==> flow/design.v <==
module gca_dlnv(
    input [31:0]    coord0,
    input [31:0]    coord1,
    input           ld,
    input           step,
    input           CLK,
    output          FC,
    output [20:0]   ADDR
);
    reg         [15:0] x0;
    reg         [15:0] y0;
    wire        [15:0] x1;
    wire        [15:0] y1;
    reg  signed [15:0] dx, dy;
    reg  signed [15:0] sx, sy;
    reg  signed [15:0] error;
    wire signed [15:0] e2;
    assign x1 = {5'b0, coord1[10:0]};
    assign y1 = {6'b0, coord1[20:11]};
    assign e2 = error <<< 1;
    assign ADDR = {y0[9:0], x0[10:0]};
    assign FC = !ld && (x0 == x1 && y0 == y1 || e2 >= dy && x0 == x1 || e2 <= dx && y0 == y1);
    always @(posedge CLK) begin
        if(ld) begin
            x0 <= {5'b0, coord0[10:0]};
            y0 <= {6'b0, coord0[20:11]};
            sx <= (x0 > x1) ? -16'd1 : 16'd1;
            sy <= (y0 > y1) ? -16'd1 : 16'd1;
            dx <= (x0 < x1) ? (x1 - x0) : (x0 - x1);
            dy <= (y1 < y0) ? (y1 - y0) : (y0 - y1);
            error <= dx + dy;
        end
        if(step && !ld) begin
            if(e2 >= dy) x0 <= x0 + sx;
            if(e2 <= dx) y0 <= y0 + sy;
            if(e2 >= dy && e2 <= dx)
                error <= error + dx + dy;
            else if(e2 >= dy)
                error <= error + dy;
            else if(e2 <= dx)
                error <= error + dx;
        end
    end
endmodule
clock: 5.0 ns
lec_check: 0
cap_margin: 20
core_margin: 10
core_utilization: 40
cts_cluster_diameter: 397
cts_cluster_size: 98
place_density: 0.38
slew_margin: 20
tns_end_percent: 5
run.sh (not shown) runs the stock make flow with config.mk's settings and CLKGATE_MAP_FILE=.
Next try:
CORE_MARGIN = 2   (was 10)
CORE_UTILIZATION = 11   (was 40)
CTS_CLUSTER_DIAMETER = not set   (was 397)
CTS_CLUSTER_SIZE = not set   (was 98)
PLACE_DENSITY = not set   (was 0.38)
TNS_END_PERCENT = not set   (was 5)
clock period = 5.19 ns   (was 5.0 ns; I/O delays follow)
=> Sequential share of layout area falls by 1.5 points; synthesized cell count stays the same; design area went up by 9.6%; setup slack improves by 26 ps.

Setup of ember:
Starts from the design.v that is shown in full above.
Settings: LEC_CHECK=0, CAP_MARGIN=35, CORE_MARGIN=2, CORE_UTILIZATION=72, CTS_CLUSTER_DIAMETER=238, HOLD_SLACK_MARGIN=-0.1, PLACE_DENSITY=0.91, SLEW_MARGIN=20, TNS_END_PERCENT=40; clock period 3.7 ns.
The final report for ember shows a completed flow and a layout that fails verification, specifically setup timing.
For yarrow, these inputs were changed with respect to ember:
- HOLD_SLACK_MARGIN no longer set, was -0.1
- CTS_CLUSTER_DIAMETER no longer set, was 238
- PLACE_DENSITY no longer set, was 0.91
- CAP_MARGIN now 5, was 35
- CTS_CLUSTER_SIZE now 99, previously not set
- TNS_END_PERCENT no longer set, was 40
- the clock period (ns, I/O delays scaled along) now 4.06, was 3.7
[summary]
- Every stage of ember finished as expected; the final checks, on the other hand, flagged setup timing, which means the layout fails.
- yarrow was carried through to the last stage, and its layout satisfied the timing, DRC and antenna checks.
- yarrow — final non-filler cell area 370 sq um lower, ember as reference
- For ember, the end point of the critical path was error[14]$_DFF_P_, unlike yarrow, where it was error[11]$_DFF_P_.
- Sequential share of cell area ends up lower on ember.
- [yarrow vs ember] average vias per placed instance: lower in yarrow
- Between ember and yarrow, worst relative slew slack decreased.
- Of ember and yarrow, the lower utilization belongs to yarrow.
- Cmp ember and yarrow / total routing usage reported by global routing / higher: ember
Relative to yarrow, the following input files were edited for raven:
- CTS_CLUSTER_SIZE no longer set, was 99
- CAP_MARGIN now 20, was 5
- SETUP_SLACK_MARGIN now 1.0, previously not set
- CORE_UTILIZATION now 66, was 72
- the clock period (ns, I/O delays scaled along) now 3.9, was 4.06
Results
raven ran in full, but the layout does not pass; the checks complain about setup timing. Summary of raven over yarrow: violation tally from detailed-route iteration zero went up; total half-perimeter wirelength after legalization and detailed placement shows an increase of about 2%. Between raven and yarrow, it is raven whose wire length on met1 is higher, by about 14%. From yarrow to raven, flip-flop count did not move at all. Against yarrow, final-stage net count in raven rose by a little under 10%. Number of placement rows, raven vs yarrow: up by a few percent. Going from yarrow to raven, minimum hold slack grows by 0.0033 ns.

Setup of run a:
// gca_dlnv: RTL as listed in full above, without the edits since
Settings: LEC_CHECK=0, CAP_MARGIN=20, CORE_MARGIN=2, CORE_UTILIZATION=40, SLEW_MARGIN=10, TNS_END_PERCENT=40; clock period 5.0 ns.
What run b does differently from run a at the input level:
Settings: setting PLACE_DENSITY to 0.91 for the first time; changing CORE_UTILIZATION from 40 to 30; changing TNS_END_PERCENT from 40 to 5; changing SLEW_MARGIN from 10 to 20; setting CTS_CLUSTER_SIZE to 15 for the first time; changing CORE_MARGIN from 2 to 7; setting CTS_CLUSTER_DIAMETER to 100 for the first time.
==> results <==
- No run among run a and run b stopped early or left any final violation; all are clean.
- Worst hold slack came out higher on run b than on run a.
- Compared run b against run a; number of cells produced by synthesis within noise.
- Run b: via count 5.7% above run a

== garnet ==
Starts from the design.v that is shown in full above.
make LEC_CHECK=0 CAP_MARGIN=0 CELL_PAD_IN_SITES_GLOBAL_PLACEMENT=2 CORE_ASPECT_RATIO=1.92 CORE_MARGIN=8 CORE_UTILIZATION=40 CTS_CLUSTER_SIZE=49 GPL_TIMING_DRIVEN=0 MIN_ROUTING_LAYER=met2 SETUP_SLACK_MARGIN=1.18 SLEW_MARGIN=15 finish   # period 4.79 ns
garnet: full flow OK, the timing, DRC and antenna checks passed
> inputs changed (garnet -> lagoon)
Settings: CELL_PAD_IN_SITES_GLOBAL_PLACEMENT no longer set, was 2; CORE_ASPECT_RATIO no longer set, was 1.92; SLEW_MARGIN now 20, was 15; CAP_MARGIN now 20, was 0; CORE_MARGIN now 5, was 8; MIN_ROUTING_LAYER no longer set, was met2.
### Flow results
- On worst slack at placement, the lower figure sits with garnet, not lagoon.
- Delta (lagoon minus garnet): flop share of the area increased by 0.31 points relative to the old numbers; worst hold slack went down; global-route usage has decreased.
- lagoon against garnet: via count of the routed design fell by 4,145.
Input changes introduced in onyx (baseline for comparison: lagoon):
Settings: CTS_CLUSTER_SIZE: 49 -> unset; SETUP_SLACK_MARGIN: 1.18 -> unset; CORE_MARGIN: 5 -> 2; GPL_TIMING_DRIVEN: 0 -> unset; CORE_UTILIZATION: 40 -> 58; the clock period (ns, I/O delays scaled along): 4.79 -> 2.53.
Notes after the runs:
Status(onyx) = ERROR, stage = global routing
Every stage of the flow completed for lagoon, and the final layout passed the timing, DRC and antenna checks.
Taking lagoon as 1.0, onyx lands at 0.805 on vertical die size.
Diff onyx..lagoon | yosys synthesis chip area | negligible
[compare] base=lagoon new=onyx: number of library cell types mapped by synthesis barely changed; routability congestion estimate from global placement saw an increase; minimum setup slack after placement shrank by 1.08 ns; total instance count after detailed placement rose 12%; post-CTS setup buffer count rose about 20%.
Input changes introduced in pepper (baseline for comparison: onyx):
Settings: setting PLACE_DENSITY to 0.67 for the first time; changing CAP_MARGIN from 20 to 30; changing CORE_UTILIZATION from 58 to 72; setting CTS_CLUSTER_DIAMETER to 358 for the first time; changing the clock period (ns, I/O delays scaled along) from 2.53 to 3.78.
### Flow results
[flow] pepper | stages: complete | final checks: fail | reason: setup timing. Die size: pepper vs onyx down 0.0036 sq mm. Placement-stage worst setup slack on pepper is up relative to onyx. Comparing onyx and pepper, y dimension of the die is lower on pepper. onyx -> pepper: TritonCTS sink count delta 0, exact match. Number of post-CTS setup repair buffers in pepper vs onyx: down 48. Routability congestion estimate from global placement of pepper exceeds that of onyx by a few percent. Area of the placeable core: pepper better than onyx. pepper vs onyx — post-place instance area dropped by more than 10%. onyx -> pepper: number of core rows decreased by more than 10%. NOTE: total instance count after detailed placement in pepper falls short of that of onyx.

Starts from the design.v that is shown in full above.
==> flow/config.mk <==
export PLATFORM = sky130hd
export DESIGN_NAME = gca_dlnv
export DESIGN_NICKNAME = gca_dlnv
export VERILOG_FILES = /design/flow/design.v
export SDC_FILE = /design/flow/constraint.sdc
export NUM_CORES = 4
export LEC_CHECK = 0
export ABC_AREA = 1
export CAP_MARGIN = 20
export CORE_MARGIN = 2
export CORE_UTILIZATION = 60
export CTS_CLUSTER_DIAMETER = 94
export SLEW_MARGIN = 20
==> flow/constraint.sdc <==
create_clock -name core_clock -period 2.75 [get_ports {CLK}]
set_input_delay 0.5500 -clock core_clock [delete_from_list [all_inputs] [get_ports {CLK}]]
set_output_delay 0.5500 -clock core_clock [all_outputs]
set_load 0.01 [all_outputs]
The baseline completed, yet does not pass: setup timing.
Edit:
ABC_AREA = not set   (was 1)
CORE_UTILIZATION = 40   (was 60)
CTS_CLUSTER_DIAMETER = not set   (was 94)
clock period = 4.56 ns   (was 2.75 ns; I/O delays follow)
This time the run went through all stages and came out clean; flip-flop count does not change; sequential share of layout area rose by 3.7 points; worst setup slack improves by 0.74 ns; via count fell by 28%; wire length fell by 33%; design area fell by 22%; worst hold slack improves by 0.019 ns; clock skew is about the same; final cell count fell by 25%; critical path depth fell by 7.
Edit:
CTS_CLUSTER_DIAMETER = 397   (was not set)
CTS_CLUSTER_SIZE = 44   (was not set)
PLACE_DENSITY_LB_ADDON = 0.12   (was not set)
TNS_END_PERCENT = 5   (was not set)
clock period = 5.0 ns   (was 4.56 ns; I/O delays follow)
Synthesized cell count is unchanged.
Worst setup slack gets better by 0.27 ns.
Count of clock-buffer cells in the layout is higher by 4.
Design area falls by 0.86%.
Die area does not change.
Edit:
CORE_UTILIZATION = 30   (was 40)
CTS_CLUSTER_DIAMETER = 100   (was 397)
CTS_CLUSTER_SIZE = 15   (was 44)
After rerunning: First-iteration DRC count is lower by about 32%. Utilization is lower by 12 points. Via count is lower by 1.9%. Register-to-register slack stays flat. Sequential share of layout area is lower by 0.22 points. Final cell count is higher by 7.7%. Worst hold slack gets worse by 0.0071 ns.
Edit:
CAP_MARGIN = 25   (was 20)
CORE_ASPECT_RATIO = 0.5   (was not set)
The changed run passed the timing, DRC and antenna checks.
Non-clock buffer count came out lower by 5.
Worst setup slack got worse by 0.17 ns.
First-iteration DRC count came out higher by 42%.
Utilization hardly moves.
Routed wire length came out higher by 8.1%.
Edit:
CAP_MARGIN = 20   (was 25)
CORE_ASPECT_RATIO = not set   (was 0.5)
CORE_UTILIZATION = 51   (was 30)
CTS_CLUSTER_DIAMETER = not set   (was 100)
CTS_CLUSTER_SIZE = not set   (was 15)
PLACE_DENSITY_LB_ADDON = not set   (was 0.12)
TNS_END_PERCENT = not set   (was 5)
clock period = 4.06 ns   (was 5.0 ns; I/O delays follow)
Count of clock-buffer cells in the layout falls by 2.
Routed wire length falls by roughly a tenth.
Sequential share of layout area falls by 0.30 points.
Synthesized area stays the same.
